[run.sh]
#!/bin/bash
# the make line also repeats each setting of config.mk as NAME=value (left out here)
make -C /OpenROAD-flow-scripts/flow DESIGN_CONFIG=/design/flow/config.mk WORK_HOME=/design/flow/orfs CLKGATE_MAP_FILE= finish
[config.mk]
export PLATFORM = sky130hd
export DESIGN_NAME = LASER
export DESIGN_NICKNAME = LASER
export VERILOG_FILES = /design/flow/design.v
export SDC_FILE = /design/flow/constraint.sdc
export NUM_CORES = 4
export LEC_CHECK = 0
export CAP_MARGIN = 20
export CORE_MARGIN = 2
export CORE_UTILIZATION = 58
export SLEW_MARGIN = 20
export TNS_END_PERCENT = 5
[constraint.sdc]
create_clock -name core_clock -period 3.73 [get_ports {CLK}]
set_input_delay 0.7460 -clock core_clock [delete_from_list [all_inputs] [get_ports {CLK}]]
set_output_delay 0.7460 -clock core_clock [all_outputs]
set_load 0.01 [all_outputs]
[design.v]
module LASER(
	CLK,
	RST,
	X,
	Y,
	C1X,
	C1Y,
	C2X,
	C2Y,
	DONE
);
input 		    CLK, RST;
input [3:0]         X, Y;
output reg	    DONE;
output reg [3:0]    C1X, C1Y, C2X, C2Y;
parameter    s_idle    = 'd0,
	     s_input   = 'd1,
	     s_circle1 = 'd2,
             s_circle2 = 'd3,
	     s_check   = 'd4,
	     s_output  = 'd5;
integer    i,j;
reg 	     map[0:15][0:15];
reg [2:0]    current_state, next_state;
reg [5:0]    cover_num1, best_num1, cover_num2, best_num2, previous_sum; 	
reg [6:0]    cnt, cnt1;
reg signed [4:0]    bias_x, bias_y;
reg signed [4:0]    cur_x, cur_y, cir1_x, cir1_y, cir2_x, cir2_y;
reg signed [4:0]    best_x1, best_y1, best_x2, best_y2;
reg signed [4:0]    last_x1, last_y1, last_x2, last_y2;
wire	convergence, search_finish, delay_flag;
wire    outside_x1, outside_y1, outside_x2, outside_y2;
wire signed[5:0]    dis1, dis2; 		
assign dis1 = (cur_x-cir1_x)*(cur_x-cir1_x) + (cur_y-cir1_y)*(cur_y-cir1_y);
assign dis2 = (cur_x-cir2_x)*(cur_x-cir2_x) + (cur_y-cir2_y)*(cur_y-cir2_y);
assign search_finish = (cnt == 'd63 && cnt1 == 'd80);
assign delay_flag = (cnt1 == 'd80);
assign convergence = (best_num1 + best_num2 <= previous_sum );
assign outside_x1 = (cir1_x + bias_x > 'd15 || cir1_x + bias_x < 0);
assign outside_y1 = (cir1_y + bias_y > 'd15 || cir1_y + bias_y < 0);
assign outside_x2 = (cir2_x + bias_x > 'd15 || cir2_x + bias_x < 0);
assign outside_y2 = (cir2_y + bias_y > 'd15 || cir2_y + bias_y < 0);
always@(posedge CLK) begin
        if(RST)	
            current_state <= s_idle;
        else	
	    current_state <= next_state;
end
always@(*) begin
        next_state = current_state;
        case(current_state)
            s_idle   : 			     next_state = s_input;
	    s_input  :  if(cnt == 'd39)	     next_state = s_circle1;
	    s_circle1:  if(search_finish)    next_state = s_circle2;
	    s_circle2:  if(search_finish)    next_state = s_check;
	    s_check  :  if(convergence)	     next_state = s_output;
	                else	             next_state = s_circle2;
	    s_output : 			     next_state = s_input;
        endcase
end
always@(posedge CLK) begin
        case(current_state)
            s_idle   :  if(RST)			       cnt <= 'd0;  
	    s_input  :  if(cnt == 'd39)		       cnt <= 'd0;
		        else 			       cnt <= cnt+1;
	    s_circle1:  if(next_state == s_circle2)    cnt <= 'd0;
		        else if(delay_flag)	       cnt <= cnt+1;
	    s_circle2:  if(next_state == s_check)      cnt <= 'd0;     
	                else if(delay_flag)	       cnt <= cnt+1;
	    s_output :				       cnt <= 'd0;					
        endcase
end
always@(posedge CLK) begin
        case(current_state)
            s_idle   :  if(RST)		  cnt1 <= 'd0;  
	    s_circle1:  if(delay_flag)    cnt1 <= 'd0;
	                else 		  cnt1 <= cnt1+1;
	    s_circle2:  if(delay_flag)	  cnt1 <= 'd0;
		        else 		  cnt1 <= cnt1+1;
	    s_output :			  cnt1 <= 'd0;
    endcase
end
always@(posedge CLK) begin
        case(current_state)
            s_idle   : if(RST)
		           for(i=0;i<16;i=i+1)
		               for(j=0;j<16;j=j+1)
		                   map[i][j] <= 'd0;
	    s_input  : map[X][Y] <= 'd1;
	    s_output : for(i=0;i<16;i=i+1)
		           for(j=0;j<16;j=j+1)
			       map[i][j] <= 'd0;		
        endcase
end
always@(posedge CLK) begin
	case(current_state)
		s_idle   : if(RST)    cur_x <= 0;
		s_circle1: 	      cur_x <= (outside_x1) ? 0 : cir1_x + bias_x;
		s_circle2:	      cur_x <= (outside_x2) ? 0 : cir2_x + bias_x;
		s_output : 	      cur_x <= 0;
	endcase
end
always@(posedge CLK) begin
	case(current_state)
		s_idle   : if(RST)    cur_y <= 0;
		s_circle1: 	      cur_y <= (outside_y1) ? 0 : cir1_y + bias_y;
		s_circle2:	      cur_y <= (outside_y2) ? 0 : cir2_y + bias_y;
		s_output : 	      cur_y <= 0;
	endcase
end
always@(posedge CLK) begin
	case(current_state)
	    s_idle   : 	if(RST)    
                            begin	
                                cir1_x <= 2; 			
                                cir1_y <= 0; 		 	
                            end
	    s_circle1:  if(delay_flag)			
			    begin	
			        if(cir1_x == 'd14)	
                                    begin	
                                        cir1_x <= 2; 			
                                        cir1_y <= cir1_y+2; 	
                                    end
			        else				
                                    begin	
                                        cir1_x <= cir1_x + 2;
				    end
			     end
			 else if(delay_flag)		
                             begin	
                                 cir1_x <= cir1_x + 2;
			     end 
	     s_check  :  if(!convergence)
		             begin   
                                 cir1_x <= best_x2;
		                 cir1_y <= best_y2;
		             end  
	     s_output :	 begin	
                             cir1_x <= 2; 			
                             cir1_y <= 0;
 			 end
	 endcase
end
always@(posedge CLK) begin
	case(current_state)
	    s_idle   : 	if(RST)					
                            begin
                                cir2_x <= 2; 			
                                cir2_y <= 0; 			
                            end
	    s_circle2:  if(delay_flag)
			    begin	
			        if(cir2_x == 'd14)	
                                    begin	
                                        cir2_x <= 2; 			
                                        cir2_y <= cir2_y+2;
                                    end
				else
				    begin
                                	cir2_x <= cir2_x + 2;
				    end
			     end
	    s_check  :  if(!convergence)
		            begin	
                                cir2_x <= 2; 			
                                cir2_y <= 0; 			
                            end
	    s_output :	
		        begin	
                            cir2_x <= 2; 			
                            cir2_y <= 0; 			
                        end
	endcase
end
always@(posedge CLK) begin
	case(current_state)
	    s_idle   :  if(RST)					
                            begin	
                                best_x1 <= 0; 
                                best_y1 <= 0; 												
                            end
	    s_circle1:  if(delay_flag)			
                            begin	
                                best_x1 <= (cover_num1 > best_num1) ? cir1_x : best_x1;
				best_y1 <= (cover_num1 > best_num1) ? cir1_y : best_y1;
                            end
	    s_check  :  if(!convergence)		
                            begin	
                                best_x1 <= best_x2;
			        best_y1 <= best_y2;										
                            end
	    s_output :							
                            begin	
                                best_x1 <= 0; 
				best_y1 <= 0; 												
                            end
	endcase
end
always@(posedge CLK) begin
	case(current_state)
            s_idle   : 	if(RST)					
                            begin
	                        best_x2 <= 0; 
				best_y2 <= 0;
 			    end
	    s_circle2:  if(delay_flag)			
                            begin
                         	best_x2 <= (cover_num2 > best_num2) ? cir2_x : best_x2;
				best_y2 <= (cover_num2 > best_num2) ? cir2_y : best_y2;
                            end 
	    s_output :	begin	
                            best_x2 <= 0; 
			    best_y2 <= 0; 	
                        end
	endcase
end
always@(posedge CLK) begin
	case(current_state)
	    s_idle   : if(RST) 					
                           bias_x <= -'d4;
	    s_circle1: if(bias_x == 'd4)
		           bias_x <= -'d4;
		       else
			   bias_x <= bias_x+1;
	    s_circle2: if(bias_x == 'd4)		
                           bias_x <= -'d4;
		       else	
			   bias_x <= bias_x+1;
	    s_output : bias_x <= -'d4;
	endcase
end
always@(posedge CLK) begin
	case(current_state)
	    s_idle   : if(RST) 					
                           bias_y <= -'d4;
	    s_circle1: if(delay_flag)			
                           bias_y <= -'d4;
		       else if(bias_x == 'd4)	
                           bias_y <= bias_y+1;	 			
	    s_circle2: if(delay_flag)			
                           bias_y <= -'d4;
		       else if(bias_x == 'd4)	
                           bias_y <= bias_y+1;	
	    s_output : bias_y <= -'d4;
	endcase
end
always@(posedge CLK) begin
	case(current_state)
	    s_idle   : if(RST) 												
                           cover_num1 <= 'd0;
	    s_circle1: if(delay_flag)										
                           cover_num1 <= 'd0;
		       else if(outside_x1 || outside_y1)					
                           cover_num1 <= cover_num1;
		       else if(dis1 <= 'sd16  && map[cur_x][cur_y] == 'd1)	
                           cover_num1 <= cover_num1+1;					 
	    s_output : 						 								
                       cover_num1 <= 'd0;
	endcase
end
always@(posedge CLK) begin
	case(current_state)
	    s_idle   : if(RST) 												
                           best_num1 <= 'd0;
	    s_circle1: if(delay_flag)										
                           best_num1 <= (cover_num1 > best_num1) ? cover_num1 : best_num1;					
	    s_check  : if(!convergence)										
                           best_num1 <= best_num2;		
	    s_output : 														
                           best_num1 <= 'd0;
	endcase
end
always@(posedge CLK) begin
	case(current_state)
	    s_idle   : if(RST) 												
                           cover_num2 <= 'd0;				
	    s_circle2: if(delay_flag)										
                           cover_num2 <= 'd0;
		       else if(outside_x2 || outside_y2)					
                           cover_num2 <= cover_num2;
		       else if(dis2 <= 'sd16  && map[cur_x][cur_y] == 'd1)	
                           cover_num2 <= (dis1 > 'sd16) ? cover_num2+1 : cover_num2;	
	    s_output : 														
                       cover_num2 <= 'd0;
	endcase
end
always@(posedge CLK) begin
	case(current_state)
	    s_idle   : if(RST) 												
                           best_num2 <= 'd0;				
	    s_circle2: if(delay_flag)										
                           best_num2 <= (cover_num2 > best_num2) ? cover_num2 : best_num2;
	    s_check	 : if(!convergence)										
                           best_num2 <= 'd0;
	    s_output : 														
                           best_num2 <= 'd0;
	endcase
end
always@(posedge CLK) begin
	case(current_state)
	    s_idle   : if(RST) 	           previous_sum <= 'd0;				
	    s_check  : if(!convergence)    previous_sum <= best_num1 + best_num2;	
	    s_output : 		           previous_sum <= 'd0;
	endcase
end
always@(posedge CLK) begin
	if(current_state == s_check && !convergence)
	begin
	    last_x1 <= best_x1;
	    last_y1 <= best_y1;
	    last_x2 <= best_x2;
	    last_y2 <= best_y2;
	end
	else if(current_state == s_output)
	begin
            last_x1 <= 'd0;
	    last_y1 <= 'd0;
	    last_x2 <= 'd0;
	    last_y2 <= 'd0;
	end
end
always@(posedge CLK) begin
	if(next_state == s_output)    DONE <= 'd1;
	else			      DONE <= 'd0;
end
always@(posedge CLK) begin
	if(next_state == s_output) 
	begin
	    C1X <= last_x1[3:0];
	    C1Y <= last_y1[3:0];
	    C2X <= last_x2[3:0];
	    C2Y <= last_y2[3:0];
	end
	else
	begin
	    C1X <= 'd0;
	    C1Y <= 'd0;
	    C2X <= 'd0;
	    C2Y <= 'd0;
	end
end
endmodule 
==> results.toml, run 1 <==
# yosys + openroad results
[final_timing]
report.final.hold_viol_count = 0
drv_slew = 0
whs_ns = 0.447
worst_pin_slew_ns = 0.897
finClkSkew_ns = 0.0274
fin_crit_ns = 5.32
tns_ns = -18.42
setup_viol = 12
worst_slack_ns = -1.59
finalClockPeriodUsage_pct = 143
slew_headroom_pct = 38.6
grt_setup_unrepaired = "yes"
max_freq_ghz = 0.188

[pwr]
largestPowerGroup = "sequential cells"
pwr-share-seq_pct = 44.0
ir_drop_uv = 470
swShare_pct = 24.8
p_sw_mw = 2.48
powerDensity_nw_per_um2 = 471
seq_power_mw = 4.39
power.leakage_nw = 8.16
powerComb_mw = 1.25
internal_power_mw = 7.52
pwr-share-comb_pct = 12.5
p_clk_mw = 4.35
p_clk_share_pct = 43.5
p_total_mw = 9.99

[worst_hold_path]
min-delay-start = "map[253]$_DFF_P_"
holdPathEnd = "map[253]$_DFF_P_"
min_path_cells = 2
hold_path.class = "register to register"

[floorplan]
dieHeight_um = 182
dieArea_um2 = 33100
io_pins = 27
coreArea_um2 = 31400
rows = 65
initial_core_util_pct = 58.5
fp.dieW_um = 182

[place]
dp_cells = 2255
hpwl_um = 32700
dpl_cell_area_um2 = 19600
gp_congestion = 0.839
pre_cts_ws_ns = -1.71
io_buffers = 22

[synth]
yosys_cells = 1811
postSynthSeqShare_pct = 47.6
synth.cell_area_um2 = 18400
yosys.area_share.aoi_pct = 13.8
ys_area_um2 = 18400
synth-simple-area-share_pct = 13.8
avgSynthCellArea_um2 = 10.1
synth-edff-count = 106
mux_share_pct = 8.36
yosysTopAreaCellShare_pct = 30.3
yosysWarningCount = 1
area_leaders = "dfxtp_1 (30%), edfxtp_1 (17%), mux4_2 (7.4%)"
logic_family = "simple AND/OR/NAND/NOR gates"
ff_type = "dfxtp_1"
ys_types = 71
netlist_instances = 1811
synth_area_leader_cell = "dfxtp_1"
ys_seq_elements = 384
synthArstFlopShare_pct = 0
adder_share_pct = 8.58
yosysMostFrequentCell = "nand2_1"
ys_sh_xor_pct = 3.43
netlist_top_cells_count = "nand2_1 (313), dfxtp_1 (278), o21ai_0 (248), edfxtp_1 (106), ha_1 (94)"

[critical_path]
endpoint_kind = "register"
r2r-start = "cur_x[1]$_SDFFCE_PP0P_"
path_cells = "fa_2 -> a21o_1 -> a21oi_2 -> xnor2_1 -> nand2_1 -> fa_1 -> inv_2 -> ha_4 -> fa_1 -> ha_1 -> inv_2 -> fa_1 -> inv_2 -> ha_4 -> xnor2_2 -> xnor2_1 -> xnor2_1 -> xnor2_1 -> nor2_1 -> or3_4 -> o21bai_4"
critPathLaunchType = "register"
cp-startpoint = "cur_x[1]$_SDFFCE_PP0P_"
crit_path_frequent_cell = "xnor2_1"
worst_r2r_endpoint = "cover_num1[3]$_SDFFCE_PN0P_"
slowest_stage = "fa_1"
rrSetupSlack_ns = -1.59
required_ns = 3.96
cp.arrival_ns = 5.54
critPathCapture = "cover_num1[3]$_SDFFCE_PN0P_"
path_delay_family = "adder cells"
cp_max_fo = 6
reg2reg_depth = 21
path_buffers = 3
worstSetupPathType = "register to register"
critPathMaxStageDelay_ns = 0.52
cp_num_cells = 21

[global_routing]
grt_pass1_vias = 13800
grt_max_degree = 65
grt-ovfl-total = 0
grt_first_pass_wirelength_um = 76500
grt_antenna_before_repair = 0
grt_use_total_pct = 29.5

[detailed_routing]
ant_nets = 0
drt-total-wl_um = 47800
drtIter0Drc = 947
drc = 0
num_vias = 13700
antennaDiodeCount = 0
wl_per_cell_um = 20.5
drtPass1Iterations = 5
viasPerCell = 5.87

[cells_and_area]
area.growth.synth_to_final_pct = 15.3
finish.utilization_pct = 67.5
postLayoutCellArea_um2 = 21200
layout.nets = 2022
stdcell_count = 2333

[clock_tree]
cts_tree = "built"
cts_buffer_depth = 3
clk_latency_ns = 0.55
clock_sink_count = 384
htreeDepth = 2
path_clk_slew_ns = 0.06
cts_made_buffers = 41
clockRootBuffer = "clkbuf_16"

[status]
violations = "setup timing"
run_status = "failed layout checks"

[job]
warnings = 38
maxCapViolations = 0
-- timing repair --
item                       4_1_cts  5_1_grt
hold buffers                     0        0
setup endpoints to repair       14       53
setup buffers                    1        1
resized                          7        8
pin swaps                       13        9
gates cloned                     0        0
-- final cells by class --
type	count	area, um^2
tap	402	503
fill	2458	10200
multi-input combinational	1246	8970
inverter	80	300
timing repair buffer	145	1210
sequential	384	8750
clock inverter	19	226
clock buffer	57	1240
-- routing by layer --
| metal | GRT usage (%) | up-vias | share of wire, % |
|---|---|---|---|
| met5 | 0 | - | 0 |
| met4 | 9.55 | 0 | 3.0 |
| met3 | 3.69 | 86 | 4.4 |
| met2 | 52.2 | 353 | 50 |
| met1 | 37.8 | 6700 | 43 |
| li1 | - | 6560 | - |
==> run 2: changes to the inputs <==
- ABC_AREA: unset -> 0
- CELL_PAD_IN_SITES_DETAIL_PLACEMENT: unset -> 0
- CELL_PAD_IN_SITES_GLOBAL_PLACEMENT: unset -> 0
- CORE_ASPECT_RATIO: unset -> 1.0
- CORE_UTILIZATION: 58 -> 70
- GPL_TIMING_DRIVEN: unset -> 1
- PLACE_DENSITY_LB_ADDON: unset -> 0.09
- SETUP_SLACK_MARGIN: unset -> -0.0
- TNS_END_PERCENT: 5 -> 65
- clock period: 3.73 -> 5.3 ns (I/O delays scaled with it)
==> results.toml, run 2 <==
# yosys + openroad results
[detailed_routing]
drc = 0
drtPass1Iterations = 6
num_vias = 13900
drtIter0Drc = 1444
viasPerCell = 6.40
antennaDiodeCount = 0
ant_nets = 0
drt-total-wl_um = 46900
wl_per_cell_um = 21.6

[place]
hpwl_um = 30500
io_buffers = 22
gp_congestion = 0.886
dpl_cell_area_um2 = 18800
dp_cells = 2099

[final_timing]
tns_ns = -2.31
slew_headroom_pct = 23.0
fin_crit_ns = 5.54
max_freq_ghz = 0.180
finalClockPeriodUsage_pct = 105
worst_pin_slew_ns = 1.13
grt_setup_unrepaired = "yes"
setup_viol = 12
finClkSkew_ns = 0.0155
drv_slew = 0
report.final.hold_viol_count = 0
worst_slack_ns = -0.240

[clock_tree]
path_clk_slew_ns = 0.06
cts_made_buffers = 39
cts_tree = "built"
clock_sink_count = 384
clockRootBuffer = "clkbuf_16"
clk_latency_ns = 0.53
htreeDepth = 2
cts_buffer_depth = 3

[pwr]
ir_drop_uv = 332
p_total_mw = 6.80
power.leakage_nw = 7.70
p_clk_mw = 2.84
seq_power_mw = 3.10
swShare_pct = 24.9
pwr-share-seq_pct = 45.6
powerDensity_nw_per_um2 = 334
internal_power_mw = 5.11
p_clk_share_pct = 41.7
p_sw_mw = 1.69
powerComb_mw = 0.858
pwr-share-comb_pct = 12.6
largestPowerGroup = "sequential cells"

[worst_hold_path]
min-delay-start = "map[51]$_DFF_P_"
min_path_cells = 2
holdPathEnd = "map[51]$_DFF_P_"
hold_path.class = "register to register"

[synth]
postSynthSeqShare_pct = 47.6
yosys_cells = 1811
ys_area_um2 = 18400
synth-edff-count = 106
mux_share_pct = 8.36
ys_sh_xor_pct = 3.43
netlist_top_cells_count = "nand2_1 (313), dfxtp_1 (278), o21ai_0 (248), edfxtp_1 (106), ha_1 (94)"
synth.cell_area_um2 = 18400
yosys.area_share.aoi_pct = 13.8
avgSynthCellArea_um2 = 10.1
area_leaders = "dfxtp_1 (30%), edfxtp_1 (17%), mux4_2 (7.4%)"
ys_types = 71
ff_type = "dfxtp_1"
synthArstFlopShare_pct = 0
synth_area_leader_cell = "dfxtp_1"
yosysMostFrequentCell = "nand2_1"
adder_share_pct = 8.58
yosysTopAreaCellShare_pct = 30.3
yosysWarningCount = 1
logic_family = "simple AND/OR/NAND/NOR gates"
synth-simple-area-share_pct = 13.8
netlist_instances = 1811
ys_seq_elements = 384

[critical_path]
cp.arrival_ns = 5.76
worst_r2r_endpoint = "cover_num1[3]$_SDFFCE_PN0P_"
path_cells = "buf_6 -> fa_2 -> a21o_1 -> a21oi_2 -> xnor2_1 -> nand2_1 -> fa_1 -> inv_2 -> ha_4 -> fa_1 -> ha_4 -> inv_2 -> fa_1 -> inv_1 -> ha_2 -> xnor2_2 -> xnor2_1 -> xnor2_1 -> xnor2_1 -> nor2_1 -> or3_4 -> o21bai_4"
rrSetupSlack_ns = -0.24
cp_num_cells = 22
slowest_stage = "fa_1"
critPathCapture = "cover_num1[3]$_SDFFCE_PN0P_"
reg2reg_depth = 22
cp_max_fo = 6
critPathMaxStageDelay_ns = 0.52
cp-startpoint = "cur_x[1]$_SDFFCE_PP0P_"
worstSetupPathType = "register to register"
r2r-start = "cur_x[1]$_SDFFCE_PP0P_"
path_delay_family = "adder cells"
crit_path_frequent_cell = "xnor2_1"
critPathLaunchType = "register"
required_ns = 5.52
endpoint_kind = "register"
path_buffers = 4

[status]
violations = "setup timing"
run_status = "failed layout checks"

[floorplan]
fp.dieW_um = 166
dieArea_um2 = 27600
rows = 59
initial_core_util_pct = 70.9
dieHeight_um = 166
coreArea_um2 = 25900
io_pins = 27

[global_routing]
grt_max_degree = 257
grt-ovfl-total = 0
grt_first_pass_wirelength_um = 75000
grt_use_total_pct = 34.3
grt_pass1_vias = 13900
grt_antenna_before_repair = 0

[cells_and_area]
postLayoutCellArea_um2 = 20300
finish.utilization_pct = 78.5
layout.nets = 1936
area.growth.synth_to_final_pct = 10.6
stdcell_count = 2176

[job]
warnings = 37
maxCapViolations = 0
## run 2: repair_timing
item,CTS,global route
pin swaps,36,4
gates resized,21,2
hold buffers,0,0
endpoints found under the setup margin,12,12
setup buffers,6,1
## run 2: area by class of cell
| type | instances | area (um^2) |
|---|---|---|
| Tap cell | 335 | 419 |
| Inverter | 80 | 303 |
| Multi-Input combinational cell | 1246 | 8990 |
| Clock buffer | 57 | 1210 |
| Clock inverter | 13 | 129 |
| Fill cell | 1682 | 5580 |
| Timing Repair Buffer | 61 | 537 |
| Sequential cell | 384 | 8750 |
## run 2: routing by layer
metal  GRT usage [%]  routed length (um)
met5               0                   0
met4            16.3                2170
met3            5.79                3050
met2            58.3               23400
met1            42.9               18300
## run 2: through the flow
step	hold slack, ns	setup WS (ns)
2_1_floorplan	0.417	0.00261
3_3_place_gp	0.427	-0.0623
3_5_place_dp	0.438	-0.214
4_1_cts	0.451	-0.0570
5_1_grt	0.472	-0.422
6_report	0.448	-0.240
==> run 3: changes to the inputs <==
- ABC_AREA: 0 -> 1
- CELL_PAD_IN_SITES_DETAIL_PLACEMENT: 0 -> 1
- CELL_PAD_IN_SITES_GLOBAL_PLACEMENT: 0 -> unset
- CORE_ASPECT_RATIO: 1.0 -> 1.97
- CORE_MARGIN: 2 -> 5
- CORE_UTILIZATION: 70 -> 43
- CTS_CLUSTER_DIAMETER: unset -> 48
- GPL_TIMING_DRIVEN: 1 -> 0
- MAX_ROUTING_LAYER: unset -> met4
- MIN_ROUTING_LAYER: unset -> met2
- PLACE_DENSITY_LB_ADDON: 0.09 -> 0.22
- SETUP_SLACK_MARGIN: -0.0 -> 0.17
- TNS_END_PERCENT: 65 -> unset
- clock period: 5.3 -> 6.0 ns (I/O delays scaled with it)
==> results.toml, run 3 <==
# yosys + openroad results
[place]
io_buffers = 22
gp_congestion = 1.11
dp_cells = 3009
pre_cts_ws_ns = -0.436
hpwl_um = 64200
dpl_cell_area_um2 = 20300

[synth]
synth_area_leader_cell = "dfxtp_1"
ys_types = 48
adder_share_pct = 8.14
synth-simple-area-share_pct = 25.1
synth.cell_area_um2 = 19400
area_leaders = "dfxtp_1 (29%), edfxtp_1 (16%), nand3_1 (13%)"
yosys_cells = 2427
netlist_instances = 2427
yosysTopAreaCellShare_pct = 28.8
avgSynthCellArea_um2 = 7.98
logic_family = "simple AND/OR/NAND/NOR gates"
synth-edff-count = 106
ff_type = "dfxtp_1"
synthArstFlopShare_pct = 0
yosysWarningCount = 1
ys_sh_xor_pct = 2.26
netlist_top_cells_count = "nand3_1 (512), nand2_1 (382), dfxtp_1 (278), o21ai_0 (272), inv_1 (239)"
yosys.area_share.aoi_pct = 11.1
mux_share_pct = 0
postSynthSeqShare_pct = 45.2
yosysMostFrequentCell = "nand3_1"
ys_seq_elements = 384
ys_area_um2 = 19400

[cells_and_area]
layout.nets = 2626
stdcell_count = 3092
postLayoutCellArea_um2 = 21700
area.growth.synth_to_final_pct = 12.2

[global_routing]
grt-ovfl-total = 0
grt_max_degree = 15
grt_first_pass_wirelength_um = 125000
grt_use_total_pct = 53.1
grt_pass1_vias = 27100
grt_antenna_before_repair = 0

[pwr]
p_sw_mw = 1.83
ir_drop_uv = 265
powerDensity_nw_per_um2 = 287
swShare_pct = 29.4
seq_power_mw = 2.74
p_clk_share_pct = 42.3
internal_power_mw = 4.39
pwr-share-comb_pct = 13.6
p_total_mw = 6.22
power.leakage_nw = 8.48
powerComb_mw = 0.847
largestPowerGroup = "sequential cells"
p_clk_mw = 2.63
pwr-share-seq_pct = 44.1

[critical_path]
slowest_stage = "fa_1"
required_ns = 6.30
worst_r2r_endpoint = "cover_num1[4]$_SDFFCE_PN0P_"
critPathCapture = "cover_num1[4]$_SDFFCE_PN0P_"
rrSetupSlack_ns = 0.34
cp_max_fo = 11
cp_num_cells = 25
crit_path_frequent_cell = "inv_1"
critPathLaunchType = "register"
reg2reg_depth = 25
critPathMaxStageDelay_ns = 0.53
cp.arrival_ns = 5.96
endpoint_kind = "register"
path_delay_family = "adder cells"
worstSetupPathType = "register to register"
cp-startpoint = "cur_y[1]$_SDFFCE_PP0P_"
r2r-start = "cur_y[1]$_SDFFCE_PP0P_"
path_buffers = 7

[final_timing]
report.final.hold_viol_count = 0
fin_crit_ns = 5.66
tns_ns = 0
finClkSkew_ns = 0.0305
slew_headroom_pct = 7.85
setup_viol = 0
worst_slack_ns = 0.340
grt_setup_unrepaired = "no"
max_freq_ghz = 0.177
finalClockPeriodUsage_pct = 94.3
drv_slew = 0
worst_pin_slew_ns = 1.38

[job]
maxCapViolations = 0
warnings = 32

[clock_tree]
clock_sink_count = 384
cts_tree = "built"
clockRootBuffer = "clkbuf_16"
holdBufCountCts = 0
path_clk_slew_ns = 0.06
cts_made_buffers = 40
cts_buffer_depth = 3
htreeDepth = 2
clk_latency_ns = 0.60

[worst_hold_path]
min_path_cells = 2
min-delay-start = "last_y1[2]$_SDFFCE_PN0P_"
hold_path.class = "register to register"
holdPathEnd = "C1Y[2]$_SDFF_PN0_"

[status]
run_status = "no timing/DRC/antenna violations"

[detailed_routing]
drtIter0Drc = 6923
drc = 0
drtPass1Iterations = 15
drt-total-wl_um = 86900
viasPerCell = 8.19
wl_per_cell_um = 28.1
ant_nets = 0
num_vias = 25300

[floorplan]
dieArea_um2 = 49600
initial_core_util_pct = 43.3
io_pins = 27
dieHeight_um = 308
rows = 109
fp.dieW_um = 161
coreArea_um2 = 44700
## run 3: area by class of cell
type                    instances  area [um^2]
diodes                          4         10.0
plain buffers                 157          677
clock buffers                  57         1140
clock inverters                16          156
fillers                      5500        23000
inverters                     246          926
multi-input cells            1645         9080
flip-flops and latches        384         8750
well taps                     555          694
repair buffers                 28          278
## run 3: metrics by stage
stage	hold WS, ns	utilization, %
2_1_floorplan	0.439	-
5_1_grt	0.496	48.5
4_1_cts	0.477	48.3
3_5_place_dp	0.460	45.4
3_3_place_gp	0.451	45.4
6_report	0.477	48.5
## run 3: metal layers
layer / vias up / wire (um) / GRT usage [%]
li1: 8277 / - / -
met1: 8323 / 0 / -
met2: 7369 / 43000 / 66.4
met3: 1365 / 26400 / 49.3
met4: 0 / 17600 / 32.0
met5: - / 0 / -
## run 3: repair_timing
action                     in CTS  in global routing
resized                         4                 11
setup buffers                   1                  5
setup endpoints to repair      12                 12
pin swaps                       1                  9
==> run 4: changes to the inputs <==
- CAP_MARGIN: 20 -> 25
- CELL_PAD_IN_SITES_GLOBAL_PLACEMENT: unset -> 1
- CORE_ASPECT_RATIO: 1.97 -> 1.0
- CORE_MARGIN: 5 -> 9
- CORE_UTILIZATION: 43 -> 70
- CTS_CLUSTER_DIAMETER: 48 -> 161
- CTS_CLUSTER_SIZE: unset -> 38
- GPL_ROUTABILITY_DRIVEN: unset -> 0
- GPL_TIMING_DRIVEN: 0 -> 1
- HOLD_SLACK_MARGIN: unset -> 0.23
- MIN_ROUTING_LAYER: met2 -> unset
- PLACE_DENSITY_LB_ADDON: 0.22 -> 0.25
- SETUP_SLACK_MARGIN: 0.17 -> -0.25
- TNS_END_PERCENT: unset -> 35
- clock period: 6.0 -> 3.51 ns (I/O delays scaled with it)
==> results.toml, run 4 <==
# generated from flow reports
[synth]
yosysWarningCount = 1
adder_share_pct = 8.14
ys_sh_xor_pct = 2.26
mux_share_pct = 0
yosys.area_share.aoi_pct = 11.1
postSynthSeqShare_pct = 45.2
yosysMostFrequentCell = "nand3_1"
ys_seq_elements = 384
ys_area_um2 = 19400
synthArstFlopShare_pct = 0
ys_types = 48
netlist_top_cells_count = "nand3_1 (512), nand2_1 (382), dfxtp_1 (278), o21ai_0 (272), inv_1 (239)"
synth_area_leader_cell = "dfxtp_1"
avgSynthCellArea_um2 = 7.98
area_leaders = "dfxtp_1 (29%), edfxtp_1 (16%), nand3_1 (13%)"
ff_type = "dfxtp_1"
synth-simple-area-share_pct = 25.1
netlist_instances = 2427
logic_family = "simple AND/OR/NAND/NOR gates"
yosys_cells = 2427
synth-edff-count = 106
yosysTopAreaCellShare_pct = 28.8
synth.cell_area_um2 = 19400

[floorplan]
dieArea_um2 = 34000
fp.dieW_um = 184
rows = 60
dieHeight_um = 184
coreArea_um2 = 27100
initial_core_util_pct = 71.4

[status]
error = "[ERROR FLW-0024] Place density exceeds 1.0 (current PLACE_DENSITY_LB_ADDON =  0.25). Please check if the value of  PLACE_DENSITY_LB_ADDON is between 0 and 0.99."
run_status = "stopped before the end"
stop_stage = "global placement without I/O"
==> run 5: changes to the inputs <==
- CAP_MARGIN: 25 -> 20
- CELL_PAD_IN_SITES_DETAIL_PLACEMENT: 1 -> unset
- CELL_PAD_IN_SITES_GLOBAL_PLACEMENT: 1 -> unset
- CORE_ASPECT_RATIO: 1.0 -> unset
- CORE_MARGIN: 9 -> 2
- CORE_UTILIZATION: 70 -> 72
- CTS_CLUSTER_DIAMETER: 161 -> unset
- CTS_CLUSTER_SIZE: 38 -> unset
- GPL_ROUTABILITY_DRIVEN: 0 -> unset
- GPL_TIMING_DRIVEN: 1 -> unset
- HOLD_SLACK_MARGIN: 0.23 -> unset
- MAX_ROUTING_LAYER: met4 -> unset
- PLACE_DENSITY_LB_ADDON: 0.25 -> unset
- SETUP_SLACK_MARGIN: -0.25 -> unset
- TNS_END_PERCENT: 35 -> unset
- clock period: 3.51 -> 3.44 ns (I/O delays scaled with it)
==> results.toml, run 5 <==
# yosys + openroad results
[synth]
netlist_top_cells_count = "nand3_1 (512), nand2_1 (382), dfxtp_1 (278), o21ai_0 (272), inv_1 (239)"
mux_share_pct = 0
postSynthSeqShare_pct = 45.2
synth.cell_area_um2 = 19400
avgSynthCellArea_um2 = 7.98
ys_area_um2 = 19400
yosys_cells = 2427
yosysWarningCount = 1
logic_family = "simple AND/OR/NAND/NOR gates"
ys_seq_elements = 384
adder_share_pct = 8.14
ys_sh_xor_pct = 2.26
yosys.area_share.aoi_pct = 11.1
yosysTopAreaCellShare_pct = 28.8
ys_types = 48
ff_type = "dfxtp_1"
area_leaders = "dfxtp_1 (29%), edfxtp_1 (16%), nand3_1 (13%)"
synth-simple-area-share_pct = 25.1
synth-edff-count = 106
netlist_instances = 2427
synth_area_leader_cell = "dfxtp_1"
yosysMostFrequentCell = "nand3_1"
synthArstFlopShare_pct = 0

[detailed_routing]
ant_nets = 0
drtPass1Iterations = 7
drc = 0
wl_per_cell_um = 19.5
drtIter0Drc = 2406
antennaDiodeCount = 0
drt-total-wl_um = 55300
num_vias = 18000
viasPerCell = 6.36

[worst_hold_path]
holdPathEnd = "C2X[3]$_SDFF_PN0_"
min-delay-start = "last_x2[3]$_SDFFCE_PN0P_"
hold_path.class = "register to register"
min_path_cells = 2

[status]
violations = "setup timing"
run_status = "failed layout checks"

[critical_path]
cp.arrival_ns = 5.52
path_delay_family = "adder cells"
reg2reg_depth = 24
worstSetupPathType = "register to register"
r2r-start = "cir1_x[1]$_SDFFCE_PN1P_"
cp_num_cells = 24
path_buffers = 6
slowest_stage = "fa_1"
critPathLaunchType = "register"
cp-startpoint = "cir1_x[1]$_SDFFCE_PN1P_"
critPathCapture = "cover_num2[5]$_SDFFCE_PN0P_"
endpoint_kind = "register"
cp_max_fo = 6
crit_path_frequent_cell = "inv_2"
critPathMaxStageDelay_ns = 0.50
rrSetupSlack_ns = -1.85
required_ns = 3.66
worst_r2r_endpoint = "cover_num2[5]$_SDFFCE_PN0P_"
path_cells = "inv_2 -> ha_1 -> o21ai_2 -> nand2_2 -> xor2_2 -> nor2_2 -> inv_1 -> fa_1 -> inv_2 -> ha_4 -> fa_1 -> ha_1 -> inv_2 -> fa_1 -> inv_2 -> ha_4 -> xnor2_2 -> xor2_1 -> xnor2_1 -> buf_4 -> nor2_4 -> nor3_2 -> nand4_1 -> nand2_2"

[final_timing]
drv_slew = 0
finalClockPeriodUsage_pct = 154
setup_viol = 72
grt_setup_unrepaired = "yes"
fin_crit_ns = 5.29
report.final.hold_viol_count = 0
worst_slack_ns = -1.85
max_freq_ghz = 0.189
worst_pin_slew_ns = 1.12
finClkSkew_ns = 0.0135
whs_ns = 0.471
slew_headroom_pct = 25.6

[pwr]
swShare_pct = 26.2
pwr-share-seq_pct = 45.3
largestPowerGroup = "sequential cells"
p_sw_mw = 2.76
powerDensity_nw_per_um2 = 473
internal_power_mw = 7.76
powerComb_mw = 1.53
p_clk_mw = 4.22
seq_power_mw = 4.77
p_clk_share_pct = 40.2
ir_drop_uv = 469
power.leakage_nw = 8.86
pwr-share-comb_pct = 14.5

[floorplan]
dieHeight_um = 168
io_pins = 27
dieArea_um2 = 28200
rows = 60
fp.dieW_um = 168
coreArea_um2 = 26700
initial_core_util_pct = 72.6

[clock_tree]
cts_tree = "built"
htreeDepth = 2
path_clk_slew_ns = 0.06
clock_sink_count = 384
cts_made_buffers = 40
cts_buffer_depth = 3
clockRootBuffer = "clkbuf_16"
clk_latency_ns = 0.54

[place]
gp_congestion = 0.912
pre_cts_ws_ns = -1.85
io_buffers = 22
hpwl_um = 32400

[job]
warnings = 41
maxCapViolations = 0

[cells_and_area]
logic_area_um2 = 9560
layout.nets = 2590
area.growth.synth_to_final_pct = 15.0
finish.utilization_pct = 83.5
regArea_um2 = 8750
nFillCells = 1643

[global_routing]
grt_max_degree = 230
grt_antenna_before_repair = 0
grt_use_total_pct = 37.6
grt-ovfl-total = 0
grt_first_pass_wirelength_um = 86100
grt_pass1_vias = 16900
-- run 5: timing repair --
| action | 4_1_cts | 5_1_grt |
|---|---|---|
| cloned | 1 | 1 |
| endpoints found under the setup margin | 68 | 86 |
| buffers inserted | 20 | 10 |
| pin swaps | 37 | 43 |
| resized | 51 | 60 |
| hold buffers | 0 | 0 |
-- run 5: stage by stage --
stage | area, um^2 | TNS [ns] | power, mW | instances
floorplan | 19400 | -16.35 | 5.76 | 2432
global placement | 20200 | -22.87 | 6.08 | 2735
detailed placement | 20200 | -26.64 | 6.16 | 2735
CTS | 21900 | -22.86 | 10.4 | 2828
global route | 22300 | -44.44 | 10.8 | 2837
finish | 22300 | -31.56 | 10.5 | 2837
-- run 5: cell type report --
class	count	area share (%)
multi-input cells	1645	43.0
flip-flops and latches	384	39.3
repair buffers	149	5.91
clock buffers	63	5.34
inverters	246	4.18
well taps	341	1.92
clock inverters	9	0.382
-- run 5: per-layer routing --
| metal | track usage [%] | share of wire (%) | up-vias |
|---|---|---|---|
| li1 | - | - | 8260 |
| met1 | 52.0 | 39 | 8522 |
| met2 | 61.0 | 47 | 1072 |
| met3 | 5.67 | 10 | 183 |
| met4 | 12.9 | 3.6 | 0 |
| met5 | 0 | 0 | - |
==> run 6: changes to the inputs <==
- ABC_AREA: 1 -> 0
- CELL_PAD_IN_SITES_DETAIL_PLACEMENT: unset -> 0
- CELL_PAD_IN_SITES_GLOBAL_PLACEMENT: unset -> 0
- CORE_ASPECT_RATIO: unset -> 1.03
- CORE_UTILIZATION: 72 -> 71
- GPL_TIMING_DRIVEN: unset -> 1
- PLACE_DENSITY: unset -> 0.64
- SETUP_SLACK_MARGIN: unset -> -0.25
- TNS_END_PERCENT: unset -> 65
- clock period: 3.44 -> 3.57 ns (I/O delays scaled with it)
==> results.toml, run 6 <==
# yosys + openroad results
[pwr]
powerComb_mw = 1.43
pwr-share-seq_pct = 45.2
ir_drop_uv = 473
p_clk_mw = 4.13
internal_power_mw = 7.53
powerDensity_nw_per_um2 = 481
seq_power_mw = 4.59
pwr-share-comb_pct = 14.1
swShare_pct = 25.8
p_sw_mw = 2.62
largestPowerGroup = "sequential cells"
power.leakage_nw = 8.13
p_clk_share_pct = 40.7

[final_timing]
slew_headroom_pct = 38.8
worst_slack_ns = -1.75
report.final.hold_viol_count = 0
finClkSkew_ns = 0.0265
grt_setup_unrepaired = "yes"
finalClockPeriodUsage_pct = 149
worst_pin_slew_ns = 0.919
fin_crit_ns = 5.32
setup_viol = 19
tns_ns = -21.05
whs_ns = 0.449
drv_slew = 0
max_freq_ghz = 0.188

[synth]
synthArstFlopShare_pct = 0
yosysTopAreaCellShare_pct = 30.3
synth.cell_area_um2 = 18400
yosysWarningCount = 1
synth-edff-count = 106
avgSynthCellArea_um2 = 10.1
logic_family = "simple AND/OR/NAND/NOR gates"
mux_share_pct = 8.36
ys_seq_elements = 384
area_leaders = "dfxtp_1 (30%), edfxtp_1 (17%), mux4_2 (7.4%)"
adder_share_pct = 8.58
postSynthSeqShare_pct = 47.6
yosys.area_share.aoi_pct = 13.8
synth-simple-area-share_pct = 13.8
yosysMostFrequentCell = "nand2_1"
synth_area_leader_cell = "dfxtp_1"
netlist_top_cells_count = "nand2_1 (313), dfxtp_1 (278), o21ai_0 (248), edfxtp_1 (106), ha_1 (94)"
ys_sh_xor_pct = 3.43
ys_area_um2 = 18400
ys_types = 71
netlist_instances = 1811
ff_type = "dfxtp_1"
yosys_cells = 1811

[critical_path]
cp_max_fo = 6
worstSetupPathType = "register to register"
path_cells = "ha_1 -> a21o_1 -> a21oi_2 -> xnor2_1 -> nand2_1 -> fa_1 -> inv_2 -> ha_4 -> fa_1 -> ha_1 -> inv_2 -> fa_1 -> inv_2 -> ha_4 -> xnor2_2 -> xnor2_1 -> xnor2_1 -> xnor2_1 -> nor2_2 -> or3_4 -> o21bai_4"
cp-startpoint = "cur_x[2]$_SDFFCE_PP0P_"
path_delay_family = "adder cells"
worst_r2r_endpoint = "cover_num1[4]$_SDFFCE_PN0P_"
r2r-start = "cur_x[2]$_SDFFCE_PP0P_"
crit_path_frequent_cell = "xnor2_1"
endpoint_kind = "register"
rrSetupSlack_ns = -1.75
cp_num_cells = 21
cp.arrival_ns = 5.54
critPathMaxStageDelay_ns = 0.57
critPathCapture = "cover_num1[4]$_SDFFCE_PN0P_"
slowest_stage = "fa_1"
reg2reg_depth = 21
path_buffers = 3
required_ns = 3.79
critPathLaunchType = "register"

[clock_tree]
path_clk_slew_ns = 0.06
holdBufCountCts = 0
clockRootBuffer = "clkbuf_16"
clk_latency_ns = 0.55
clock_sink_count = 384
cts_made_buffers = 40
htreeDepth = 2
cts_tree = "built"
cts_buffer_depth = 3

[place]
gp_congestion = 0.895
hpwl_um = 31500
io_buffers = 22
pre_cts_ws_ns = -1.86

[cells_and_area]
layout.nets = 2030
area.growth.synth_to_final_pct = 14.9

[detailed_routing]
viasPerCell = 6.34
wl_per_cell_um = 20.9
drtPass1Iterations = 5
antennaDiodeCount = 0
drtIter0Drc = 1194
drt-total-wl_um = 47500
ant_nets = 0
drc = 0
num_vias = 14400

[floorplan]
coreArea_um2 = 25300
dieArea_um2 = 27200
dieHeight_um = 167
fp.dieW_um = 163
rows = 59
io_pins = 27
initial_core_util_pct = 72.6

[global_routing]
grt_pass1_vias = 14500
grt_max_degree = 65
grt-ovfl-total = 0
grt_first_pass_wirelength_um = 75400
grt_use_total_pct = 35.3
grt_antenna_before_repair = 0

[job]
maxCapViolations = 0
warnings = 38

[worst_hold_path]
min-delay-start = "map[10]$_DFF_P_"
hold_path.class = "register to register"
min_path_cells = 2
holdPathEnd = "map[10]$_DFF_P_"

[status]
run_status = "failed layout checks"
violations = "setup timing"
[run 6: stage by stage]
| stage | utilization (%) | area (um^2) | instances | total power [mW] |
|---|---|---|---|---|
| final | 83.4 | 21100 | 2270 | 10.2 |
| after global routing | 83.4 | 21100 | 2270 | 10.5 |
| after CTS | 83.0 | 21000 | 2268 | 10.1 |
| after detailed placement | 77.4 | 19600 | 2191 | 5.92 |
| after global placement | 77.4 | 19600 | 2191 | 5.86 |
| after floorplan | - | 18400 | 1816 | 5.53 |
[run 6: per-layer routing]
layer | part of all wire [%] | GRT usage [%]
met5 | 0 | 0
met4 | 5.8 | 19.4
met3 | 7.7 | 5.87
met2 | 49 | 61.3
met1 | 37 | 41.8
[run 6: what timing repair did]
action                     in CTS  in global routing
setup endpoints to repair      12                 20
setup buffers                   6                  2
pin swaps                      17                 15
resized                        15                 18
cloned                          0                  0
[run 6: layout make-up]
cell class	instances	area, um^2
clock buffers	57	1170
fillers	1445	4200
well taps	335	419
inverters	80	303
multi-input cells	1246	9070
flip-flops and latches	384	8750
repair buffers	154	1280
clock inverters	14	134
==> run 7: changes to the inputs <==
- ABC_AREA: 0 -> unset
- CELL_PAD_IN_SITES_DETAIL_PLACEMENT: 0 -> unset
- CELL_PAD_IN_SITES_GLOBAL_PLACEMENT: 0 -> unset
- CORE_ASPECT_RATIO: 1.03 -> unset
- CORE_UTILIZATION: 71 -> 62
- CTS_CLUSTER_DIAMETER: unset -> 348
- GPL_TIMING_DRIVEN: 1 -> unset
- PLACE_DENSITY: 0.64 -> unset
- SETUP_SLACK_MARGIN: -0.25 -> unset
- TNS_END_PERCENT: 65 -> unset
- clock period: 3.57 -> 4.63 ns (I/O delays scaled with it)
==> results.toml, run 7 <==
# yosys + openroad results
[synth]
synth-edff-count = 106
postSynthSeqShare_pct = 47.6
netlist_top_cells_count = "nand2_1 (313), dfxtp_1 (278), o21ai_0 (248), edfxtp_1 (106), ha_1 (94)"
ff_type = "dfxtp_1"
logic_family = "simple AND/OR/NAND/NOR gates"
synthArstFlopShare_pct = 0
yosysMostFrequentCell = "nand2_1"
area_leaders = "dfxtp_1 (30%), edfxtp_1 (17%), mux4_2 (7.4%)"
ys_types = 71
avgSynthCellArea_um2 = 10.1
synth.cell_area_um2 = 18400
yosysWarningCount = 1
netlist_instances = 1811
synth_area_leader_cell = "dfxtp_1"
ys_seq_elements = 384
ys_sh_xor_pct = 3.43
mux_share_pct = 8.36
adder_share_pct = 8.58
yosysTopAreaCellShare_pct = 30.3
synth-simple-area-share_pct = 13.8
yosys.area_share.aoi_pct = 13.8
yosys_cells = 1811
ys_area_um2 = 18400

[pwr]
seq_power_mw = 3.55
p_clk_mw = 3.30
p_sw_mw = 1.97
p_total_mw = 7.85
ir_drop_uv = 353
pwr-share-comb_pct = 12.8
swShare_pct = 25.2
p_clk_share_pct = 42.0
power.leakage_nw = 7.91
powerComb_mw = 1.00
largestPowerGroup = "sequential cells"
pwr-share-seq_pct = 45.2
internal_power_mw = 5.87
powerDensity_nw_per_um2 = 378

[clock_tree]
holdBufCountCts = 0
cts_made_buffers = 40
clock_sink_count = 384
path_clk_slew_ns = 0.06
htreeDepth = 2
clockRootBuffer = "clkbuf_16"
clk_latency_ns = 0.54
cts_buffer_depth = 3
cts_tree = "built"

[worst_hold_path]
min-delay-start = "map[245]$_DFF_P_"
min_path_cells = 2
holdPathEnd = "map[245]$_DFF_P_"
hold_path.class = "register to register"

[job]
warnings = 38
maxCapViolations = 0

[critical_path]
cp-startpoint = "cur_x[1]$_SDFFCE_PP0P_"
cp_max_fo = 6
critPathMaxStageDelay_ns = 0.47
slowest_stage = "fa_1"
rrSetupSlack_ns = -0.60
path_delay_family = "adder cells"
cp_num_cells = 24
critPathLaunchType = "register"
worstSetupPathType = "register to register"
path_cells = "fa_2 -> a21o_1 -> a21oi_2 -> xnor2_1 -> nand2_1 -> buf_4 -> inv_1 -> ha_1 -> ha_1 -> inv_1 -> fa_1 -> inv_1 -> ha_1 -> inv_2 -> fa_1 -> inv_1 -> ha_2 -> xnor2_2 -> xnor2_1 -> xnor2_1 -> xnor2_1 -> nor2_2 -> or3_4 -> o21bai_4"
r2r-start = "cur_x[1]$_SDFFCE_PP0P_"
path_buffers = 6
reg2reg_depth = 24
worst_r2r_endpoint = "cover_num1[1]$_SDFFCE_PN0P_"
cp.arrival_ns = 5.45
critPathCapture = "cover_num1[1]$_SDFFCE_PN0P_"
endpoint_kind = "register"
required_ns = 4.85

[final_timing]
setup_viol = 12
slew_headroom_pct = 24.7
max_freq_ghz = 0.191
grt_setup_unrepaired = "yes"
worst_slack_ns = -0.597
finalClockPeriodUsage_pct = 113
worst_pin_slew_ns = 1.13
fin_crit_ns = 5.23
finClkSkew_ns = 0.0225
report.final.hold_viol_count = 0
drv_slew = 0

[place]
io_buffers = 22
dp_cells = 2194
gp_congestion = 0.836
hpwl_um = 30600

[floorplan]
coreArea_um2 = 29400
dieArea_um2 = 31000
initial_core_util_pct = 62.5
io_pins = 27
dieHeight_um = 176
rows = 63
fp.dieW_um = 176

[global_routing]
grt_antenna_before_repair = 0
grt_pass1_vias = 13300
grt_max_degree = 72
grt_use_total_pct = 29.9
grt_first_pass_wirelength_um = 72400
grt-ovfl-total = 0

[cells_and_area]
stdcell_count = 2276
finish.utilization_pct = 70.6
nFillCells = 2211
area.growth.synth_to_final_pct = 13.0
logic_area_um2 = 9000
regArea_um2 = 8750
layout.nets = 1978

[detailed_routing]
drc = 0
drtIter0Drc = 1016
ant_nets = 0
num_vias = 13600
drt-total-wl_um = 45700
antennaDiodeCount = 0
drtPass1Iterations = 5
wl_per_cell_um = 20.1
viasPerCell = 5.98

[status]
violations = "setup timing"
run_status = "failed layout checks"
[run 7: area by class of cell]
| cell class | count | share of cell area, % |
|---|---|---|
| inverter | 80 | 1.45 |
| clock buffer | 57 | 5.61 |
| clock inverter | 17 | 0.970 |
| timing repair buffer | 102 | 4.15 |
| sequential | 384 | 42.1 |
| tap | 390 | 2.35 |
| multi-input combinational | 1246 | 43.4 |
[run 7: timing repair]
item / CTS / global route
buffers inserted: 5 / 3
pin swaps: 23 / 20
setup endpoints to repair: 12 / 12
gates resized: 13 / 5
[run 7: routing by layer]
| layer | track usage, % | share of wire (%) |
|---|---|---|
| met1 | 38.5 | 42 |
| met2 | 50.8 | 49 |
| met3 | 4.24 | 5.5 |
| met4 | 12.5 | 4.1 |
| met5 | 0 | 0 |
[run 7: per-stage QoR]
step                      area, um^2  hold slack, ns  setup slack, ns  TNS (ns)
after detailed placement       19200           0.437           -0.731     -8.71
after CTS                      20700           0.451           -0.618     -6.97
after global placement         19200           0.427           -0.629     -7.31
final                          20800           0.447           -0.597     -6.60
after floorplan                18400           0.417           -0.467     -4.49
after global routing           20800           0.469           -0.815     -9.28
==> run 8: changes to the inputs <==
- CAP_MARGIN: 20 -> 0
- CORE_UTILIZATION: 62 -> 72
- CTS_CLUSTER_DIAMETER: 348 -> unset
- PLACE_DENSITY_LB_ADDON: unset -> 0.0
- SETUP_SLACK_MARGIN: unset -> 1.46
- clock period: 4.63 -> 4.98 ns (I/O delays scaled with it)
==> results.toml, run 8 <==
# yosys + openroad results
[critical_path]
path_buffers = 3
cp_max_fo = 6
path_cells = "ha_1 -> o21a_1 -> nor2_2 -> xnor2_2 -> nand2_2 -> fa_1 -> inv_2 -> ha_4 -> fa_1 -> ha_1 -> inv_2 -> fa_1 -> inv_1 -> ha_2 -> xnor2_2 -> xnor2_1 -> xnor2_1 -> xnor2_1 -> nor2_1 -> or3_4 -> o21bai_4"
path_delay_family = "adder cells"
cp_num_cells = 21
slowest_stage = "fa_1"
critPathCapture = "cover_num1[1]$_SDFFCE_PN0P_"
r2r-start = "cur_x[1]$_SDFFCE_PP0P_"
cp-startpoint = "cur_x[1]$_SDFFCE_PP0P_"
cp.arrival_ns = 5.57
critPathLaunchType = "register"
critPathMaxStageDelay_ns = 0.58
reg2reg_depth = 21
worstSetupPathType = "register to register"
endpoint_kind = "register"
required_ns = 5.20
rrSetupSlack_ns = -0.37
worst_r2r_endpoint = "cover_num1[1]$_SDFFCE_PN0P_"

[place]
pre_cts_ws_ns = -0.350
dpl_cell_area_um2 = 19000
hpwl_um = 30700
io_buffers = 22
gp_congestion = 0.870

[final_timing]
finalClockPeriodUsage_pct = 107
report.final.hold_viol_count = 0
grt_setup_unrepaired = "yes"
finClkSkew_ns = 0.0238
max_freq_ghz = 0.187
drv_slew = 0
worst_slack_ns = -0.372
slew_headroom_pct = 32.2
fin_crit_ns = 5.35
worst_pin_slew_ns = 0.991
setup_viol = 12

[synth]
area_leaders = "dfxtp_1 (30%), edfxtp_1 (17%), mux4_2 (7.4%)"
yosysTopAreaCellShare_pct = 30.3
synth-simple-area-share_pct = 13.8
yosysWarningCount = 1
synth-edff-count = 106
ys_seq_elements = 384
ff_type = "dfxtp_1"
yosysMostFrequentCell = "nand2_1"
yosys_cells = 1811
avgSynthCellArea_um2 = 10.1
synth.cell_area_um2 = 18400
ys_sh_xor_pct = 3.43
ys_types = 71
logic_family = "simple AND/OR/NAND/NOR gates"
adder_share_pct = 8.58
netlist_instances = 1811
ys_area_um2 = 18400
synthArstFlopShare_pct = 0
postSynthSeqShare_pct = 47.6
netlist_top_cells_count = "nand2_1 (313), dfxtp_1 (278), o21ai_0 (248), edfxtp_1 (106), ha_1 (94)"
mux_share_pct = 8.36
synth_area_leader_cell = "dfxtp_1"
yosys.area_share.aoi_pct = 13.8

[pwr]
internal_power_mw = 5.34
ir_drop_uv = 325
largestPowerGroup = "sequential cells"
p_clk_mw = 2.89
swShare_pct = 24.8
p_total_mw = 7.10
power.leakage_nw = 7.84
powerComb_mw = 0.910
p_sw_mw = 1.76
powerDensity_nw_per_um2 = 344
p_clk_share_pct = 40.7
seq_power_mw = 3.30
pwr-share-seq_pct = 46.5
pwr-share-comb_pct = 12.8

[status]
run_status = "failed layout checks"
violations = "setup timing"

[floorplan]
dieHeight_um = 164
fp.dieW_um = 164
rows = 58
io_pins = 27
dieArea_um2 = 26800
initial_core_util_pct = 73.2
coreArea_um2 = 25100

[clock_tree]
path_clk_slew_ns = 0.07
clk_latency_ns = 0.53
cts_buffer_depth = 3
clockRootBuffer = "clkbuf_16"
clock_sink_count = 384
htreeDepth = 2
cts_tree = "built"
cts_made_buffers = 38

[detailed_routing]
drc = 0
ant_nets = 0
drtPass1Iterations = 5
wl_per_cell_um = 21.6
drtIter0Drc = 1400
viasPerCell = 6.40
num_vias = 14100
antennaDiodeCount = 0
drt-total-wl_um = 47500

[cells_and_area]
nFillCells = 1466
layout.nets = 1967
logic_area_um2 = 9180
regArea_um2 = 8750
area.growth.synth_to_final_pct = 12.5
postLayoutCellArea_um2 = 20700

[global_routing]
grt_use_total_pct = 36.1
grt_first_pass_wirelength_um = 74700
grt-ovfl-total = 0
grt_max_degree = 222
grt_antenna_before_repair = 0
grt_pass1_vias = 13900

[worst_hold_path]
holdPathEnd = "map[140]$_DFF_P_"
min_path_cells = 2
hold_path.class = "register to register"
min-delay-start = "map[140]$_DFF_P_"

[job]
maxCapViolations = 0
warnings = 38
run 8: per-layer routing:
metal	up-vias	share of wire, %	global-route usage (%)	wire (um)
li1	6440	-	-	-
met1	6831	38	44.6	18200
met2	619	49	62.3	23400
met3	175	6.9	5.10	3270
met4	0	5.5	18.1	2600
met5	-	0	0	0
run 8: per-stage QoR:
step	TNS, ns	hold slack (ns)	utilization [%]	instances
6_report	-3.84	0.448	82.3	2199
5_1_grt	-6.23	0.469	82.3	2199
4_1_cts	-3.32	0.451	81.9	2194
3_5_place_dp	-4.04	0.437	75.6	2112
3_3_place_gp	-2.44	0.428	75.6	2112
2_1_floorplan	-0.704	0.417	-	1816
run 8: what timing repair did:
| item | in CTS | in global routing |
|---|---|---|
| hold buffers | 0 | 0 |
| pin swaps | 27 | 18 |
| resized | 41 | 14 |
| buffers inserted | 16 | 5 |
| endpoints found under the setup margin | 74 | 74 |
run 8: area by class of cell:
class | instances | area share (%)
sequential | 384 | 42.3
clock inverter | 7 | 0.520
timing repair buffer | 93 | 3.76
multi-input combinational | 1246 | 44.4
inverter | 80 | 1.45
tap | 330 | 2.00
clock buffer | 59 | 5.57
==> run 9: changes to the inputs <==
- CAP_MARGIN: 0 -> 15
- SETUP_SLACK_MARGIN: 1.46 -> 0.77
- TNS_END_PERCENT: unset -> 5
==> results.toml, run 9 <==
# yosys + openroad results
[status]
run_status = "failed layout checks"
violations = "setup timing"

[synth]
ys_seq_elements = 384
area_leaders = "dfxtp_1 (30%), edfxtp_1 (17%), mux4_2 (7.4%)"
synth_area_leader_cell = "dfxtp_1"
yosysMostFrequentCell = "nand2_1"
yosysWarningCount = 1
ys_area_um2 = 18400
netlist_instances = 1811
avgSynthCellArea_um2 = 10.1
yosysTopAreaCellShare_pct = 30.3
yosys_cells = 1811
yosys.area_share.aoi_pct = 13.8
ff_type = "dfxtp_1"
synth-edff-count = 106
ys_types = 71
synth-simple-area-share_pct = 13.8
synth.cell_area_um2 = 18400
netlist_top_cells_count = "nand2_1 (313), dfxtp_1 (278), o21ai_0 (248), edfxtp_1 (106), ha_1 (94)"
mux_share_pct = 8.36
synthArstFlopShare_pct = 0
adder_share_pct = 8.58
postSynthSeqShare_pct = 47.6
logic_family = "simple AND/OR/NAND/NOR gates"
ys_sh_xor_pct = 3.43

[clock_tree]
cts_tree = "built"
clock_sink_count = 384
cts_made_buffers = 38
clockRootBuffer = "clkbuf_16"
path_clk_slew_ns = 0.06
holdBufCountCts = 0
cts_buffer_depth = 3
htreeDepth = 2
clk_latency_ns = 0.53

[final_timing]
fin_crit_ns = 5.33
worst_slack_ns = -0.349
finalClockPeriodUsage_pct = 107
drv_slew = 0
worst_pin_slew_ns = 0.911
max_freq_ghz = 0.188
finClkSkew_ns = 0.0142
whs_ns = 0.447
slew_headroom_pct = 37.7
report.final.hold_viol_count = 0
grt_setup_unrepaired = "yes"
setup_viol = 12

[global_routing]
grtUsageMet3_pct = 5.61
grt_antenna_before_repair = 0
grt_max_degree = 94
grt_use_total_pct = 35.5
grt-ovfl-total = 0
grt_use_met2_pct = 59.9
grt_first_pass_wirelength_um = 73400
grt_pass1_vias = 13900
grtUsageMet1_pct = 43.4
busiest_layer = "met2"

[critical_path]
endpoint_kind = "register"
cp_max_fo = 6
critPathCapture = "cover_num1[2]$_SDFFCE_PN0P_"
crit_path_frequent_cell = "xnor2_1"
path_delay_family = "adder cells"
required_ns = 5.19
cp-startpoint = "cur_x[1]$_SDFFCE_PP0P_"
slowest_stage = "fa_1"
critPathMaxStageDelay_ns = 0.52
worstSetupPathType = "register to register"
path_buffers = 6
cp_num_cells = 24
critPathLaunchType = "register"
reg2reg_depth = 24
cp.arrival_ns = 5.54
r2r-start = "cur_x[1]$_SDFFCE_PP0P_"
path_cells = "fa_2 -> a21o_1 -> a21oi_2 -> xnor2_1 -> nand2_1 -> buf_4 -> inv_1 -> ha_1 -> ha_1 -> inv_1 -> fa_1 -> inv_2 -> ha_4 -> inv_2 -> fa_1 -> inv_1 -> ha_2 -> xnor2_2 -> xnor2_1 -> xnor2_1 -> xnor2_1 -> nor2_1 -> or3_4 -> o21bai_4"
worst_r2r_endpoint = "cover_num1[2]$_SDFFCE_PN0P_"
rrSetupSlack_ns = -0.35

[cells_and_area]
postLayoutCellArea_um2 = 20400
nFillCells = 1593
area.growth.synth_to_final_pct = 10.8
layout.nets = 1948
stdcell_count = 2181

[floorplan]
coreArea_um2 = 25100
rows = 58
fp.dieW_um = 164
dieArea_um2 = 26800
io_pins = 27
initial_core_util_pct = 73.2
dieHeight_um = 164

[pwr]
power.leakage_nw = 7.71
largestPowerGroup = "sequential cells"
internal_power_mw = 5.30
p_clk_mw = 2.86
p_total_mw = 7.06
seq_power_mw = 3.30
pwr-share-seq_pct = 46.8
swShare_pct = 24.8
powerDensity_nw_per_um2 = 347
p_sw_mw = 1.75
pwr-share-comb_pct = 12.7
p_clk_share_pct = 40.5
ir_drop_uv = 356
powerComb_mw = 0.897

[detailed_routing]
antennaDiodeCount = 0
drtPass1Iterations = 5
drt-total-wl_um = 46400
num_vias = 13900
ant_nets = 0
drtIter0Drc = 1312
wl_per_cell_um = 21.3
drc = 0
viasPerCell = 6.37

[worst_hold_path]
min_path_cells = 2
hold_path.class = "register to register"
min-delay-start = "map[7]$_DFF_P_"
holdPathEnd = "map[7]$_DFF_P_"

[place]
gp_congestion = 0.918
hpwl_um = 30800
dp_cells = 2109
io_buffers = 22
dpl_cell_area_um2 = 19000
pre_cts_ws_ns = -0.359

[job]
maxCapViolations = 0
warnings = 36
## run 9: what timing repair did
action                                  in CTS  in global routing
endpoints found under the hold margin        0                  0
endpoints found under the setup margin      12                 31
setup buffers                                2                  3
resized                                      5                 12
pin swaps                                   16                 11
## run 9: cell type report
type                    count  area (um^2)  share of cell area, %
repair buffers             74          661                   3.25
clock buffers              55         1160                   5.68
well taps                 330          413                   2.03
clock inverters            12         90.1                  0.443
multi-input cells        1246         8990                   44.2
inverters                  80          300                   1.48
flip-flops and latches    384         8750                   43.0
## run 9: per-layer routing
layer  vias up  wire length (um)
li1       6423                 -
met1      6750             18000
met2       553             22800
met3       173              2820
met4         0              2820
met5         -                 0
## run 9: per-stage QoR
stage               util [%]  setup TNS [ns]
CTS                     80.7           -3.45
floorplan                  -           -1.22
finish                  81.1           -4.01
detailed placement      75.6           -3.96
global placement        75.6           -2.13
global route            81.1           -6.53
==> run 10: changes to the inputs <==
- ABC_AREA: unset -> 1
- CAP_MARGIN: 15 -> 20
- PLACE_DENSITY_LB_ADDON: 0.0 -> unset
- SETUP_SLACK_MARGIN: 0.77 -> unset
- TNS_END_PERCENT: 5 -> unset
- clock period: 4.98 -> 3.43 ns (I/O delays scaled with it)
==> results.toml, run 10 <==
# yosys + openroad results
[pwr]
pwr-share-seq_pct = 45.0
powerDensity_nw_per_um2 = 482
largestPowerGroup = "sequential cells"
p_sw_mw = 2.80
powerComb_mw = 1.57
p_total_mw = 10.6
swShare_pct = 26.3
p_clk_share_pct = 40.2
ir_drop_uv = 492
pwr-share-comb_pct = 14.8
power.leakage_nw = 8.80
seq_power_mw = 4.78
p_clk_mw = 4.27
internal_power_mw = 7.82

[synth]
yosysWarningCount = 1
ys_sh_xor_pct = 2.26
ys_types = 48
yosys_cells = 2427
synthArstFlopShare_pct = 0
synth_area_leader_cell = "dfxtp_1"
logic_family = "simple AND/OR/NAND/NOR gates"
adder_share_pct = 8.14
avgSynthCellArea_um2 = 7.98
synth-simple-area-share_pct = 25.1
mux_share_pct = 0
area_leaders = "dfxtp_1 (29%), edfxtp_1 (16%), nand3_1 (13%)"
ys_area_um2 = 19400
ys_seq_elements = 384
synth-edff-count = 106
synth.cell_area_um2 = 19400
yosys.area_share.aoi_pct = 11.1
netlist_top_cells_count = "nand3_1 (512), nand2_1 (382), dfxtp_1 (278), o21ai_0 (272), inv_1 (239)"
yosysTopAreaCellShare_pct = 28.8
ff_type = "dfxtp_1"
postSynthSeqShare_pct = 45.2
netlist_instances = 2427
yosysMostFrequentCell = "nand3_1"

[critical_path]
critPathLaunchType = "register"
path_delay_family = "adder cells"
reg2reg_depth = 24
path_buffers = 5
cp-startpoint = "cur_x[1]$_SDFFCE_PP0P_"
cp.arrival_ns = 5.66
rrSetupSlack_ns = -2.01
required_ns = 3.66
critPathCapture = "cover_num2[0]$_SDFFCE_PN0P_"
critPathMaxStageDelay_ns = 0.51
cp_max_fo = 6
slowest_stage = "fa_1"
endpoint_kind = "register"
r2r-start = "cur_x[1]$_SDFFCE_PP0P_"
cp_num_cells = 24
worst_r2r_endpoint = "cover_num2[0]$_SDFFCE_PN0P_"
worstSetupPathType = "register to register"
path_cells = "fa_2 -> nand2_1 -> nand2_1 -> a21oi_2 -> inv_1 -> or2_4 -> nand3_4 -> fa_1 -> inv_2 -> ha_4 -> fa_1 -> ha_1 -> inv_2 -> fa_1 -> inv_2 -> ha_4 -> xnor2_2 -> xor2_1 -> xnor2_1 -> buf_4 -> nor2_4 -> nor3_2 -> nand4_1 -> nand2_2"

[clock_tree]
cts_tree = "built"
htreeDepth = 2
cts_made_buffers = 40
clockRootBuffer = "clkbuf_16"
holdBufCountCts = 0
path_clk_slew_ns = 0.06
clock_sink_count = 384
clk_latency_ns = 0.53
cts_buffer_depth = 3

[final_timing]
grt_setup_unrepaired = "yes"
worst_slack_ns = -2.01
finClkSkew_ns = 0.0124
worst_pin_slew_ns = 1.08
drv_slew = 0
slew_headroom_pct = 28.2
finalClockPeriodUsage_pct = 158
setup_viol = 72
fin_crit_ns = 5.44
report.final.hold_viol_count = 0
whs_ns = 0.471
max_freq_ghz = 0.184

[global_routing]
busiest_layer = "met2"
grt_max_degree = 230
grt-ovfl-total = 0
grt_antenna_before_repair = 0
grt_first_pass_wirelength_um = 84700
grt_use_met2_pct = 59.1
grt_pass1_vias = 16700
grt_use_total_pct = 37.1
grtUsageMet3_pct = 6.79
grtUsageMet1_pct = 50.4

[cells_and_area]
logic_area_um2 = 9460
stdcell_count = 2827
layout.nets = 2580
regArea_um2 = 8750
postLayoutCellArea_um2 = 22000
area.growth.synth_to_final_pct = 13.9
nFillCells = 1677

[floorplan]
io_pins = 27
fp.dieW_um = 168
initial_core_util_pct = 72.6
coreArea_um2 = 26700
rows = 60
dieHeight_um = 168
dieArea_um2 = 28200

[status]
violations = "setup timing"
run_status = "failed layout checks"

[detailed_routing]
wl_per_cell_um = 19.1
ant_nets = 0
antennaDiodeCount = 0
drt-total-wl_um = 54100
drc = 0
num_vias = 17900
viasPerCell = 6.33
drtPass1Iterations = 6
drtIter0Drc = 2532

[worst_hold_path]
min-delay-start = "last_x1[1]$_SDFFCE_PN0P_"
hold_path.class = "register to register"
min_path_cells = 2
holdPathEnd = "C1X[1]$_SDFF_PN0_"

[job]
maxCapViolations = 0
warnings = 41

[place]
dp_cells = 2734
gp_congestion = 0.913
io_buffers = 22
hpwl_um = 32000
dpl_cell_area_um2 = 20200
==> run 10: metrics by stage <==
step | TNS [ns] | setup WS (ns) | utilization (%)
2_1_floorplan | -16.47 | -1.44 | -
6_report | -30.85 | -2.01 | 82.7
4_1_cts | -23.35 | -1.83 | 81.6
3_5_place_dp | -30.80 | -1.94 | 75.8
3_3_place_gp | -24.87 | -1.73 | 75.8
5_1_grt | -40.07 | -2.17 | 82.7
==> run 10: layer usage <==
metal  share of wire, %  wire length (um)  vias to the layer above
met1                 40             21500                     8416
li1                   -                 -                     8236
met4                3.6              1950                        0
met2                 46             25000                     1053
met5                  0                 0                        -
met3                 10              5640                      191
==> run 10: cell type report <==
| cell class | instances | area share, % |
|---|---|---|
| clock buffer | 62 | 5.46 |
| clock inverter | 10 | 0.403 |
| inverter | 246 | 4.22 |
| multi-input combinational | 1645 | 42.9 |
| sequential | 384 | 39.7 |
| tap | 341 | 1.94 |
| timing repair buffer | 139 | 5.37 |
==> run 10: what timing repair did <==
item | 4_1_cts | 5_1_grt
endpoints found under the setup margin | 68 | 84
pin swaps | 33 | 45
setup buffers | 14 | 8
resized | 29 | 52
hold endpoints to repair | 0 | 0
Power is estimated from default activity; no workload was simulated.
